Setup of wip/lagoon:
// TopLevelModule
module TopLevelModule(
    input clk,                    
    input [2:0] switches,        
    input confirm_key1,   
input confirm_key2,     
    input reset_key,            
    output [1:0] player_led,     
    output [1:0] winner_led           
);
clock: 4.56 ns
lec_check: 0
abc_area: 1
cap_margin: 20
core_margin: 2
core_utilization: 72
cts_cluster_diameter: 353
cts_cluster_size: 22
place_density: 0.66
setup_slack_margin: 1.2
slew_margin: 20
run.sh (not shown) runs the stock make flow with config.mk's settings and CLKGATE_MAP_FILE=.
wip/lagoon ran in full, but the layout does not pass; the checks complain about setup timing.
Modified inputs, wip/raven compared to wip/lagoon
Settings: a deleted ABC_AREA that had been 1; a deleted PLACE_DENSITY that had been 0.66; a change of CTS_CLUSTER_DIAMETER from 353 to 133; a deleted CTS_CLUSTER_SIZE that had been 22; a change of CORE_UTILIZATION from 72 to 70; a deleted SETUP_SLACK_MARGIN that had been 1.2; a change of the clock period (ns, I/O delays scaled along) from 4.56 to 6.23.
--- outcome ---
Share of total power in the clock network (higher): wip/raven. | final area | wip/raven vs wip/lagoon | better |. Changes observed in wip/raven relative to wip/lagoon: part of the power in combinational logic has decreased, via count has decreased, non-clock buffer count has decreased, share of synthesized cell area in and-or and or-and compound cells has increased, maximum frequency has decreased. wip/raven went all the way through synthesis, placement and routing and the layout is clean on timing, DRC and antenna.
Relative to wip/raven, the following input files were edited for wip/pepper:
Settings: CORE_UTILIZATION now 59, was 70; CTS_CLUSTER_DIAMETER no longer set, was 133; the clock period (ns, I/O delays scaled along) now 11.4, was 6.23.
Notes after the runs:
- Comparing wip/pepper and wip/raven, core box area is lower on wip/raven.
- Taking wip/raven as the reference, in wip/pepper clock power share picked up an extra 2.8 points; routed wire length picked up an extra about 1.3%; depth of the most critical reg-to-reg path picked up an extra 1; final net count neither gained nor lost much.
- Re setup slack: wip/pepper is 5.06 ns up on wip/raven.
- Compared wip/pepper vs wip/raven, and part of the power in combinational logic is down in wip/pepper.
- Against wip/raven, cell count in wip/pepper rose by a few percent.
- Compared wip/pepper vs wip/raven, and die area is up in wip/pepper.
Inputs modified between wip/pepper and wip/willow:
Settings: putting ABC_AREA at 1 where nothing was set; swapping 59 for 70 in CORE_UTILIZATION; putting CTS_CLUSTER_DIAMETER at 319 where nothing was set; swapping 11.4 for 4.96 in the clock period (ns, I/O delays scaled along).
Findings:
- The lower total number of vias came out of wip/pepper.
- From wip/pepper to wip/willow the numbers moved as follows: combinational power share now larger, synthesized area climbed 0.73%, global-route wire length before repair down 19%, ratio of final minimum period to clock period went up by 47 points.
- Diff wip/willow and wip/pepper: floorplan utilization lower in wip/pepper
- Sort wip/willow and wip/pepper by clock group share of total power asc -> top: wip/pepper
Changes in wip/indigo relative to wip/willow:
Settings: setting CTS_CLUSTER_SIZE to 78 for the first time; removing CTS_CLUSTER_DIAMETER (formerly 319); setting PLACE_DENSITY to 0.65 for the first time; changing the clock period (ns, I/O delays scaled along) from 4.96 to 3.91.
## What came out
wip/indigo did not run to completion, as it errored out during 5_1_grt. Between wip/indigo and wip/willow, the HPWL reported at the end of detailed placement is lower for wip/willow. Comparing wip/indigo and wip/willow, the lower post-detailed-placement cell area was measured on wip/willow. Core utilization at floorplan of wip/willow is on par with wip/indigo.

* * *

Setup of build 9:
Starting RTL as in the previous note.
clock: 10.0 ns
lec_check: 0
cap_margin: 20
cell_pad_in_sites_global_placement: 2
core_aspect_ratio: 0.5
core_margin: 4
core_utilization: 51
cts_cluster_diameter: 293
cts_cluster_size: 95
hold_slack_margin: -0.06
place_density: 0.35
slew_margin: 20
tns_end_percent: 20
Looking at the reports, build 9 completed the entire flow and the layout it produced met the timing, design-rule and antenna checks.
Inputs modified between build 9 and build 86:
Settings: CORE_UTILIZATION changed from 51 to 40; PLACE_DENSITY removed (was 0.35); MIN_ROUTING_LAYER newly set to met1; CTS_CLUSTER_DIAMETER removed (was 293); CELL_PAD_IN_SITES_GLOBAL_PLACEMENT removed (was 2); TNS_END_PERCENT removed (was 20); SETUP_SLACK_MARGIN newly set to 2.42; CAP_MARGIN changed from 20 to 30; CORE_ASPECT_RATIO removed (was 0.5); PLACE_DENSITY_LB_ADDON newly set to 0.25; HOLD_SLACK_MARGIN changed from -0.06 to -0.04; CTS_CLUSTER_SIZE changed from 95 to 19.
==> results <==
Of the two candidates, build 9 has the worse final worst-path setup slack and build 86 the better one.
Diff build 9 -> build 86 | power | decrease of about 1.7%
The final layout from build 86, which completed every stage, passed the timing, design-rule and antenna checks at the end of the flow.
Clock skew: build 86 and build 9 compared, higher one is build 86
Build 86 packs its core more loosely than build 9.
Against build 9, build 86 comes in 1.3 points lower on final period utilization.
For build 48, these inputs were changed with respect to build 86:
Settings: HOLD_SLACK_MARGIN changed from -0.04 to 0.28; CELL_PAD_IN_SITES_DETAIL_PLACEMENT newly set to 1; PLACE_DENSITY newly set to 0.35; CTS_CLUSTER_SIZE changed from 19 to 95; CORE_UTILIZATION changed from 40 to 51; MIN_ROUTING_LAYER removed (was met1); CAP_MARGIN changed from 30 to 20; CELL_PAD_IN_SITES_GLOBAL_PLACEMENT newly set to 2; SETUP_SLACK_MARGIN removed (was 2.42); CORE_ASPECT_RATIO newly set to 0.5; CTS_CLUSTER_DIAMETER newly set to 293; PLACE_DENSITY_LB_ADDON removed (was 0.25).
Results
Signed area change from the synthesized netlist to the final layout sits lower in build 48 than in build 86.
The run showing the smaller final HPWL from detailed placement is build 86.
Of build 86 and build 48, build 48 shows the higher final critical-path required period, with build 86 below it.
Build 86 → build 48: cell count went down by 5.1%; share of final layout cell area taken by clock buffers and inverters was more or less identical; synthesized area divided by synthesized cell count was more or less identical.
Build 48 — power consumption 0.068 mW higher, build 86 as reference
Against build 86 as the reference, build 48 delivers a higher hold slack.
Between build 86 and build 48, buffers plus inverters on the worst setup path increased.
Build 48 vs build 86: maximum clock rate down by a few percent
Build 48 went all the way through synthesis, placement and routing and the layout is clean on timing, DRC and antenna.
Relative to build 86, fraction of area in registers increased by 0.17 points in build 48.
No activity file was given, so power comes from the tool's default toggle rates.
